==> inputs of job 4505 <==
Design CPU, start of the top module:
module CPU(input clk,rst,
           output [11:0] imem_addr, input [18:0] imem_data,
           output [7:0] dmem_addr, dmem_wdata, output dmem_we, dmem_re, input [7:0] dmem_rdata);
  wire pop,push,memorywrite,memoryread,writeReg,selRR2,selALU2,selpc,ldz,ldc,selz,selc;
  wire[1:0] selWD,selRet;
  wire[2:0] ALUfn;
  wire ze,c;
  wire[5:0] code;
  datapath dp(pop,push,memorywrite,memoryread,writeReg,selRR2,selALU2,selpc,ldz,ldc,selz,selc,selWD,selRet,ALUfn,clk,rst, ze,c,code,
              imem_addr, imem_data, dmem_addr, dmem_wdata, dmem_rdata);
  controller cl( code, ze,c,rst, pop,push,memorywrite,memoryread,writeReg,selRR2,selALU2,selpc,ldz,ldc,selz,selc,selWD,selRet,ALUfn);
  assign dmem_we = memorywrite;
  assign dmem_re = memoryread;
endmodule
Settings: LEC_CHECK=0, ABC_AREA=1, CAP_MARGIN=20, CORE_MARGIN=2, CORE_UTILIZATION=64, CTS_CLUSTER_DIAMETER=399, CTS_CLUSTER_SIZE=100, SLEW_MARGIN=20, TNS_END_PERCENT=10; clock period 4.09 ns.
run.sh (not shown) runs the stock make flow with config.mk's settings and CLKGATE_MAP_FILE=.
==> job 8479: changes against job 4505 <==
Settings changed: ABC_AREA 1 to not set, CORE_UTILIZATION 64 to 61, CTS_CLUSTER_DIAMETER 399 to not set, CTS_CLUSTER_SIZE 100 to not set, SETUP_SLACK_MARGIN set to 1.61, TNS_END_PERCENT 10 to not set.
==> flow/constraint.sdc (replaced) <==
create_clock -name core_clock -period 5.6 [get_ports {clk}]
set_input_delay 1.1200 -clock core_clock [delete_from_list [all_inputs] [get_ports {clk}]]
set_output_delay 1.1200 -clock core_clock [all_outputs]
set_load 0.01 [all_outputs]
==> job 9940: changes against job 4505 <==
Settings changed: ABC_AREA 1 to not set, CORE_UTILIZATION 64 to 40, CTS_CLUSTER_DIAMETER 399 to not set, CTS_CLUSTER_SIZE 100 to not set, TNS_END_PERCENT 10 to not set.
==> flow/constraint.sdc (replaced) <==
create_clock -name core_clock -period 7.36 [get_ports {clk}]
set_input_delay 1.4720 -clock core_clock [delete_from_list [all_inputs] [get_ports {clk}]]
set_output_delay 1.4720 -clock core_clock [all_outputs]
set_load 0.01 [all_outputs]
==> job 6626: changes against job 4505 <==
Settings changed: CORE_UTILIZATION 64 to 57, CTS_CLUSTER_DIAMETER 399 to 371, CTS_CLUSTER_SIZE 100 to 99, TNS_END_PERCENT 10 to not set.
==> flow/constraint.sdc (replaced) <==
create_clock -name core_clock -period 2.81 [get_ports {clk}]
set_input_delay 0.5620 -clock core_clock [delete_from_list [all_inputs] [get_ports {clk}]]
set_output_delay 0.5620 -clock core_clock [all_outputs]
set_load 0.01 [all_outputs]
==> results <==
|  | job 8479 | job 6626 | job 9940 | job 4505 |
|---|---|---|---|---|
| First-pass GRT wire length | 69000 microns | 76500 microns | 65300 microns | 76300 microns |
| GP Congestion | 1.05 | 0.961 | 0.936 | 1.05 |
| Number of rows in the core area | 53 | 54 | 65 | 51 |
| Data required, critical path | 4.48 ns | 2.25 ns | 5.89 ns | 3.27 ns |
| Worst slew margin | 0.199 | 0.395 | 0.337 | 0.444 |
| Final count of negative-setup-slack endpoints | 8 | 78 | 0 | 65 |
| Count of instantiated cells in the yosys netlist | 1404 | 1769 | 1404 | 1769 |
| Simple share | 0.162 | 0.274 | 0.162 | 0.274 |
| AND-OR/OR-AND Cells, Area Fraction | 0.213 | 0.200 | 0.213 | 0.200 |
| Endpoint of the worst hold-timing path | dp.Stack.memory[79]$_DFFE_PP0P_ | dp.Stack.memory[87]$_DFFE_PP0P_ | dp.Stack.memory[73]$_DFFE_PP0P_ | dp.RF.registers[8]$_DFFE_PP0P_ |
| Area of the multi-input gates | 8750 sq um | 8250 sq um | 8220 sq um | 7770 sq um |
| Combinational power | 4.68 mW | 7.63 mW | 2.75 mW | 4.45 mW |
| Combinational fraction of design power | 0.580 | 0.530 | 0.519 | 0.491 |
| Initial antenna violation count | 1 | 1 | 0 | 2 |
| Number of nets in the final layout | 1745 | 2235 | 1634 | 2112 |
| Internal Power | 4.72 mW | 8.16 mW | 3.10 mW | 5.22 mW |
| Outcome | finished with violations | finished with violations | complete, no violations | finished with violations |
| Violated checks | negative setup slack | negative setup slack | - | negative setup slack |
| Leak Pwr | 7.55 nW | 8.80 nW | 6.72 nW | 8.06 nW |
| Chip area | 22300 sq um | 23400 sq um | 33600 sq um | 20900 sq um |
| Final Hold Slack | 0.504 ns | 0.492 ns | 0.483 ns | 0.484 ns |
| Detailed-route via count | 13300 | 15500 | 11800 | 15000 |
Power figures rest on the tool's default switching activity, not on a simulated workload.
